## main
==> flow/design.v (excerpt) <==
module lc4_core
   (input  wire        clk,
    input  wire        rst,
    output wire [15:0] o_cur_pc,
    input  wire [15:0] i_cur_insn,
    output wire [15:0] o_dmem_addr,
    input  wire [15:0] i_cur_dmem_data,
    output wire        o_dmem_we,
    output wire [15:0] o_dmem_towrite,
    output wire [1:0]  test_stall,
    output wire [15:0] test_cur_pc,
    output wire [15:0] test_cur_insn,
    output wire        test_regfile_we,
    output wire [2:0]  test_regfile_wsel,
    output wire [15:0] test_regfile_data,
    output wire        test_nzp_we,
    output wire [2:0]  test_nzp_new_bits,
    output wire        test_dmem_we,
    output wire [15:0] test_dmem_addr,
    output wire [15:0] test_dmem_data
    );
For scale: roughly 6400 cells after synthesis, about 170 I/O pins, about 43000 um2 of cells after synthesis.
clock: 69.8 ns
lec_check: 0
abc_area: 1
cap_margin: 20
cell_pad_in_sites_detail_placement: 1
core_margin: 2
core_utilization: 23
cts_cluster_size: 35
gpl_routability_driven: 0
hold_slack_margin: -0.06
setup_slack_margin: -2.0
slew_margin: 15
run.sh (not shown) runs the stock make flow with config.mk's settings and CLKGATE_MAP_FILE=.
Setup changes, main to the feature branch
Settings: CELL_PAD_IN_SITES_DETAIL_PLACEMENT: 1 -> unset; GPL_ROUTABILITY_DRIVEN: 0 -> unset; SLEW_MARGIN: 15 -> 20; CORE_UTILIZATION: 23 -> 65; HOLD_SLACK_MARGIN: -0.06 -> unset; TNS_END_PERCENT: unset -> 5; CTS_CLUSTER_SIZE: 35 -> unset; ABC_AREA: 1 -> unset; SETUP_SLACK_MARGIN: -2.0 -> unset; the clock period (ns, I/O delays scaled along): 69.8 -> 26.9.
Findings:
The feature branch did not make it past global routing (5_1_grt), where a tool error ended it. Taking main as the reference point, the multiplexer area fraction after synthesis of the feature branch rises by 3.1 points. Die footprint for the feature branch: about 60% down relative to main. [compare] base=main new=the feature branch: number of setup buffers added after CTS higher; area of the mapped netlist higher; area fraction in full adders, half adders and majority gates lower; overall die width lower. The feature branch against main: share of synthesized area occupied by flip-flops and latches lost 1.8 points.

* * *

Starting RTL as in the previous note.
clock: 21.7 ns
lec_check: 0
abc_area: 1
cap_margin: 20
core_margin: 2
core_utilization: 57
cts_cluster_size: 98
gpl_routability_driven: 1
gpl_timing_driven: 1
hold_slack_margin: 0.28
place_density: 0.47
setup_slack_margin: -0.98
slew_margin: 20
The baseline completed, yet does not pass: setup timing.
Edit:
Settings changed: ABC_AREA 1 to unset, CORE_UTILIZATION 57 to 58, CTS_CLUSTER_SIZE 98 to unset, GPL_ROUTABILITY_DRIVEN 1 to unset, GPL_TIMING_DRIVEN 1 to unset, HOLD_SLACK_MARGIN 0.28 to unset, PLACE_DENSITY 0.47 to unset, SETUP_SLACK_MARGIN -0.98 to unset.
Result: With this change the flow did not get past global routing with ODB-0269; synthesized cell count is lower by 2.2%; area after synthesis is higher by 8.0%; die area is higher by 6.1%.
Edit:
Settings changed: CORE_UTILIZATION 58 to 15.
Clock period 21.7 ns to 39.0 ns, I/O delays scaled along.
Now the flow passed the timing, design-rule and antenna checks.
Synthesized area stays the same.
Die area grows to 3.8 times its value.
Synthesized cell count does not change.
Edit:
Settings changed: CORE_UTILIZATION 15 to 40, GPL_TIMING_DRIVEN set to 0, TNS_END_PERCENT set to 20.
Clock period 39.0 ns to 40.0 ns, I/O delays scaled along.
=> Hold slack gains 0.021 ns. Setup slack loses 0.89 ns. Routed wire length went up by 10%. Design area went down by 3.4%. Via count went up by 4.7%.
Edit:
Settings changed: CORE_UTILIZATION 40 to 65, GPL_TIMING_DRIVEN 0 to unset, MAX_ROUTING_LAYER set to met4, TNS_END_PERCENT 20 to unset.
Clock period 40.0 ns to 26.9 ns, I/O delays scaled along.
Result: Now the flow did not get past global routing; synthesized area is unchanged; die size drops by 38%; synthesized cell count is unchanged.

* * *

Setup of red:
Starting RTL as in the previous note.
==> flow/config.mk <==
export PLATFORM = sky130hd
export DESIGN_NAME = lc4_core
export DESIGN_NICKNAME = lc4_core
export VERILOG_FILES = /design/flow/design.v
export SDC_FILE = /design/flow/constraint.sdc
export NUM_CORES = 4
export LEC_CHECK = 0
export ABC_AREA = 1
export CAP_MARGIN = 20
export CORE_MARGIN = 2
export CORE_UTILIZATION = 61
export CTS_CLUSTER_DIAMETER = 358
export CTS_CLUSTER_SIZE = 59
export GPL_ROUTABILITY_DRIVEN = 1
export GPL_TIMING_DRIVEN = 1
export PLACE_DENSITY = 0.54
export SETUP_SLACK_MARGIN = 5.0
export SLEW_MARGIN = 20
==> flow/constraint.sdc <==
create_clock -name core_clock -period 35.5 [get_ports {clk}]
set_input_delay 7.1000 -clock core_clock [delete_from_list [all_inputs] [get_ports {clk}]]
set_output_delay 7.1000 -clock core_clock [all_outputs]
set_load 0.01 [all_outputs]
FAIL red @ global routing: tool exited with error
Setup changes, red to green
Settings: ABC_AREA no longer set, was 1; PLACE_DENSITY no longer set, was 0.54; CTS_CLUSTER_SIZE no longer set, was 59; CTS_CLUSTER_DIAMETER no longer set, was 358; GPL_TIMING_DRIVEN no longer set, was 1; CORE_UTILIZATION now 58, was 61; GPL_ROUTABILITY_DRIVEN no longer set, was 1; the clock period (ns, I/O delays scaled along) now 31.8, was 35.5.
- Of the runs red and green, none of them finished clean.
- red: aborted in global routing (tool error)
- Number of instances in the synthesized netlist: green < red
- Diff red -> green: fraction of the mapped netlist area in simple logic gates increased 0.68 points, post-synthesis chip area from yosys increased 3400 um^2, synthesized area per cell increased 10%, number of placed instances with taps included increased about 12%.
- Compared with red, in green worst-case clock buffer depth has remained practically unchanged; synthesized area has increased.
- Relative to red, proportion of synthesized area in mux cells has gone up in green.
- For number of unique standard cell types used by synthesis, dividing the value from green by the value from red gives 1.5.
- Count of hold-fix buffers inserted at cts came out exactly the same in red and green.

* * *

Setup of run A:
lc4_core again, from the RTL that the note above started with.
==> flow/config.mk <==
export PLATFORM = sky130hd
export DESIGN_NAME = lc4_core
export DESIGN_NICKNAME = lc4_core
export VERILOG_FILES = /design/flow/design.v
export SDC_FILE = /design/flow/constraint.sdc
export NUM_CORES = 4
export LEC_CHECK = 0
export ABC_AREA = 1
export CAP_MARGIN = 20
export CELL_PAD_IN_SITES_DETAIL_PLACEMENT = 1
export CELL_PAD_IN_SITES_GLOBAL_PLACEMENT = 3
export CORE_MARGIN = 8
export CORE_UTILIZATION = 45
export CTS_CLUSTER_DIAMETER = 57
export GPL_ROUTABILITY_DRIVEN = 0
export GPL_TIMING_DRIVEN = 0
export MAX_ROUTING_LAYER = met4
export MIN_ROUTING_LAYER = met2
export SETUP_SLACK_MARGIN = 5.0
export SLEW_MARGIN = 20
export TNS_END_PERCENT = 90
==> flow/constraint.sdc <==
create_clock -name core_clock -period 57.2 [get_ports {clk}]
set_input_delay 11.4400 -clock core_clock [delete_from_list [all_inputs] [get_ports {clk}]]
set_output_delay 11.4400 -clock core_clock [all_outputs]
set_load 0.01 [all_outputs]
No final results exist for run A, since it was stopped by error GPL-0301 during 3_1_place_gp_skip_io.
Input changes introduced in run B (baseline for comparison: run A):
- putting HOLD_SLACK_MARGIN at 0.06 where nothing was set
- swapping 45 for 72 in CORE_UTILIZATION
- clearing MAX_ROUTING_LAYER, which used to be met4
[summary]
- Lower core outline area was reported by run B, not run A.
- The flow ended early for run B: it failed with a tool error in 3_1_place_gp_skip_io.
- NOTE: height of the chip in run B falls short of that of run A
- Row horizontal die size: run B lower / run A higher
- Comparing run B against run A, there is no change at all in post-synth design cell area.
- As far as synthesized cell count goes, run A and run B are indistinguishable; the numbers are identical.
- Die area (run B vs. run A) decreases by more than a quarter
- Compared with run A, in run B number of core rows has decreased, area fraction in compound gates after synthesis level, pre-placement core utilization increased by 27 points relative to the old numbers.
What run C does differently from run B at the input level:
- CELL_PAD_IN_SITES_DETAIL_PLACEMENT removed (was 1)
- MIN_ROUTING_LAYER removed (was met2)
- CORE_UTILIZATION changed from 72 to 66
- CORE_MARGIN changed from 8 to 2
- HOLD_SLACK_MARGIN removed (was 0.06)
- TNS_END_PERCENT removed (was 90)
- CTS_CLUSTER_DIAMETER removed (was 57)
- GPL_ROUTABILITY_DRIVEN removed (was 0)
- ABC_AREA removed (was 1)
- MAX_ROUTING_LAYER newly set to met4
- CELL_PAD_IN_SITES_GLOBAL_PLACEMENT removed (was 3)
- GPL_TIMING_DRIVEN removed (was 0)
- the clock period (ns, I/O delays scaled along) changed from 57.2 to 37.0
Notes after the runs:
- Status(run C) = ERROR, stage = 5_1_grt
- Relative to run B, run C degrades area of the core.
- Share of the core filled by cells before placement, run B and run C, lower one = run C.
- Looking at sequential fraction of the synthesis area across run B and run C, the one that comes out lower is run C.
- On summed standard-cell area reported by yosys: run C sits above run B.
- Lower area share of and-or/or-and cells after synthesis goes to run B over run C.
- On synthesized area per cell: run C sits above run B.
- Against run B as the reference, run C delivers a higher number of unique standard cell types used by synthesis.
- Compared with run B, run C shows synthesized area that has gone up by a little under 10%.
- Of run B and run C, the higher instance tally after logic synthesis belongs to run B.
- In the metrics for run B and run C, the one carrying the higher adder-cell share of the synthesized area is run B.
> inputs changed (run C -> run D)
- changing CORE_UTILIZATION from 66 to 58
- setting ABC_AREA to 1 for the first time
- setting CTS_CLUSTER_DIAMETER to 253 for the first time
- removing SETUP_SLACK_MARGIN (formerly 5.0)
- removing MAX_ROUTING_LAYER (formerly met4)
- changing the clock period (ns, I/O delays scaled along) from 37.0 to 21.7
- Of run C and run D, the higher mux share of post-synthesis cell area belongs to run C.
- On run D: synthesized area is 0.0034 mm² lower than what run C gave.
- When the final numbers for run C and run D were put side by side, the xor and xnor fraction of the mapped netlist area turned out to be greater in run C.
- Tool error GRT-0232 stopped run C during 5_1_grt; no final results.
- Run D completed end to end; final checks failed (negative setup slack).
- For the distinct cell type count after synthesis, run D came in 33 lower than run C did.

* * *

run 1:
Starting RTL as in the previous note.
==> flow/config.mk <==
export PLATFORM = sky130hd
export DESIGN_NAME = lc4_core
export DESIGN_NICKNAME = lc4_core
export VERILOG_FILES = /design/flow/design.v
export SDC_FILE = /design/flow/constraint.sdc
export NUM_CORES = 4
export LEC_CHECK = 0
export ABC_AREA = 0
export CAP_MARGIN = 30
export CELL_PAD_IN_SITES_GLOBAL_PLACEMENT = 1
export CORE_MARGIN = 8
export CORE_UTILIZATION = 46
export CTS_CLUSTER_DIAMETER = 23
export CTS_CLUSTER_SIZE = 11
export GPL_ROUTABILITY_DRIVEN = 1
export GPL_TIMING_DRIVEN = 1
export PLACE_DENSITY_LB_ADDON = 0.06
export SETUP_SLACK_MARGIN = 0.01
export SLEW_MARGIN = 15
export TNS_END_PERCENT = 65
==> flow/constraint.sdc <==
create_clock -name core_clock -period 39.7 [get_ports {clk}]
set_input_delay 7.9400 -clock core_clock [delete_from_list [all_inputs] [get_ports {clk}]]
set_output_delay 7.9400 -clock core_clock [all_outputs]
set_load 0.01 [all_outputs]
Run 1 completed end to end with timing, DRC and antenna clean.
Input-level comparison between run 2 and run 1:
- TNS_END_PERCENT: 65 -> unset
- CAP_MARGIN: 30 -> 20
- GPL_ROUTABILITY_DRIVEN: 1 -> 0
- SLEW_MARGIN: 15 -> 20
- CORE_UTILIZATION: 46 -> 27
- SETUP_SLACK_MARGIN: 0.01 -> unset
- ABC_AREA: 0 -> 1
- CORE_MARGIN: 8 -> 2
- the clock period (ns, I/O delays scaled along): 39.7 -> 56.4
Findings:
Global-route usage ends up lower on run 2.
Compared with run 1, run 2 shows a higher signed area change from the synthesized netlist to the final layout.
Run 2 against run 1: global routing usage on met1 shrank by 14 points, cell area after synthesis shrank by about 7%.
A capture point of the critical path of proc.nzp_reg_M.state[0]$_SDFF_PP0_ is what run 2 shows, while proc.nzp_reg.state[3]$_DFF_P_ belongs to run 1.
Going from run 1 to run 2, shortest period the worst path allows has increased, floorplan-stage core utilization saw a decrease.
Compared to run 1, run 2 shows a wider setup margin.
From run 1 to run 2 the numbers moved as follows: first-pass GRT wire length shows a reduction of about 5%, routed length per placed instance shows a reduction of 4.2 µm.
What run 3 does differently from run 2 at the input level:
- a deleted PLACE_DENSITY_LB_ADDON that had been 0.06
- a deleted GPL_ROUTABILITY_DRIVEN that had been 0
- a deleted GPL_TIMING_DRIVEN that had been 1
- a deleted CTS_CLUSTER_DIAMETER that had been 23
- a deleted CELL_PAD_IN_SITES_GLOBAL_PLACEMENT that had been 1
- a deleted ABC_AREA that had been 1
- a deleted CTS_CLUSTER_SIZE that had been 11
- a change of CORE_UTILIZATION from 27 to 40
- a change of the clock period (ns, I/O delays scaled along) from 56.4 to 39.0
Results
- Insertion delay of the later-clocked pin in the worst-skew pair in run 3 is 0.09 ns below run 2.
- Going from run 2 to run 3, wire length reported by the detailed router went up, via count increased about 11%.
- When run 3 is set beside run 2, its period utilization turns out to be 21 points larger.
- Taking run 2 as the reference, in run 3 path length in cells of the critical path fell 67, number of antenna violations at the first check in global routing went up 1.

* * *

lc4_core again, from the RTL that the note above started with.
## lc4_core
module lc4_core
   (input  wire        clk,
    input  wire        rst,
    output wire [15:0] o_cur_pc,
    input  wire [15:0] i_cur_insn,
    output wire [15:0] o_dmem_addr,
    input  wire [15:0] i_cur_dmem_data,
    output wire        o_dmem_we,
    output wire [15:0] o_dmem_towrite,
    output wire [1:0]  test_stall,
    output wire [15:0] test_cur_pc,
    output wire [15:0] test_cur_insn,
    output wire        test_regfile_we,
    output wire [2:0]  test_regfile_wsel,
    output wire [15:0] test_regfile_data,
    output wire        test_nzp_we,
    output wire [2:0]  test_nzp_new_bits,
    output wire        test_dmem_we,
    output wire [15:0] test_dmem_addr,
    output wire [15:0] test_dmem_data
    );
==> flow/config.mk <==
export PLATFORM = sky130hd
export DESIGN_NAME = lc4_core
export DESIGN_NICKNAME = lc4_core
export VERILOG_FILES = /design/flow/design.v
export SDC_FILE = /design/flow/constraint.sdc
export NUM_CORES = 4
export LEC_CHECK = 0
export CAP_MARGIN = 20
export CORE_MARGIN = 2
export CORE_UTILIZATION = 72
export CTS_CLUSTER_DIAMETER = 29
export CTS_CLUSTER_SIZE = 98
export GPL_ROUTABILITY_DRIVEN = 1
export GPL_TIMING_DRIVEN = 1
export MAX_ROUTING_LAYER = met4
export PLACE_DENSITY_LB_ADDON = 0.24
export SETUP_SLACK_MARGIN = 3.28
export SLEW_MARGIN = 20
==> flow/constraint.sdc <==
create_clock -name core_clock -period 37.3 [get_ports {clk}]
set_input_delay 7.4600 -clock core_clock [delete_from_list [all_inputs] [get_ports {clk}]]
set_output_delay 7.4600 -clock core_clock [all_outputs]
set_load 0.01 [all_outputs]
The first run never finished: it broke off in global routing (5_1_grt).
Then changed:
ABC_AREA = 1   (was unset)
CORE_UTILIZATION = 57   (was 72)
CTS_CLUSTER_DIAMETER = unset   (was 29)
PLACE_DENSITY = 0.47   (was unset)
PLACE_DENSITY_LB_ADDON = unset   (was 0.24)
SETUP_SLACK_MARGIN = 5.0   (was 3.28)
TNS_END_PERCENT = 5   (was unset)
clock period = 21.7 ns   (was 37.3 ns; I/O delays follow)
This time the run completed, yet does not pass: setup timing.
Synthesized cell count increases by a few percent.
Die size grows by about a fifth.
Synthesized area is lower by a little under a tenth.
Then changed:
ABC_AREA = unset   (was 1)
MAX_ROUTING_LAYER = unset   (was met4)
PLACE_DENSITY = 0.54   (was 0.47)
TNS_END_PERCENT = unset   (was 5)
clock period = 56.4 ns   (was 21.7 ns; I/O delays follow)
After rerunning: The new run completed with no timing, DRC or antenna violations. Setup slack improves by 22 ns. Global-route usage decreases by 0.81 points. Maximum frequency decreases by 28%. Wire length increases by 3.3%. Via count decreases by 5.8%.
Then changed:
ABC_AREA = 1   (was unset)
TNS_END_PERCENT = 5   (was unset)
clock period = 34.6 ns   (was 56.4 ns; I/O delays follow)
Die area falls by 7.3%.
Non-clock buffer count rises by 376.
Synthesized area falls by 7.4%.
Utilization rises by 9.4 points.
Then changed:
ABC_AREA = unset   (was 1)
CORE_UTILIZATION = 68   (was 57)
CTS_CLUSTER_SIZE = 35   (was 98)
GPL_ROUTABILITY_DRIVEN = unset   (was 1)
GPL_TIMING_DRIVEN = unset   (was 1)
PLACE_DENSITY = unset   (was 0.54)
TNS_END_PERCENT = unset   (was 5)
clock period = 36.8 ns   (was 34.6 ns; I/O delays follow)
Effect:
- Now the flow failed in global routing (5_1_grt), error GRT-0232
- synthesized area rises by about 8%
- die size drops by 9.3%
- synthesized cell count went down by about 2.2%
Then changed:
ABC_AREA = 1   (was unset)
CORE_UTILIZATION = 58   (was 68)
CTS_CLUSTER_DIAMETER = 253   (was unset)
CTS_CLUSTER_SIZE = unset   (was 35)
SETUP_SLACK_MARGIN = unset   (was 5.0)
clock period = 24.7 ns   (was 36.8 ns; I/O delays follow)
What happened:
- The new run ran to the end with violations: setup timing
- area after synthesis shrinks by a little under a tenth
- synthesized cell count grows by a few percent
- die area grows by a little under a tenth
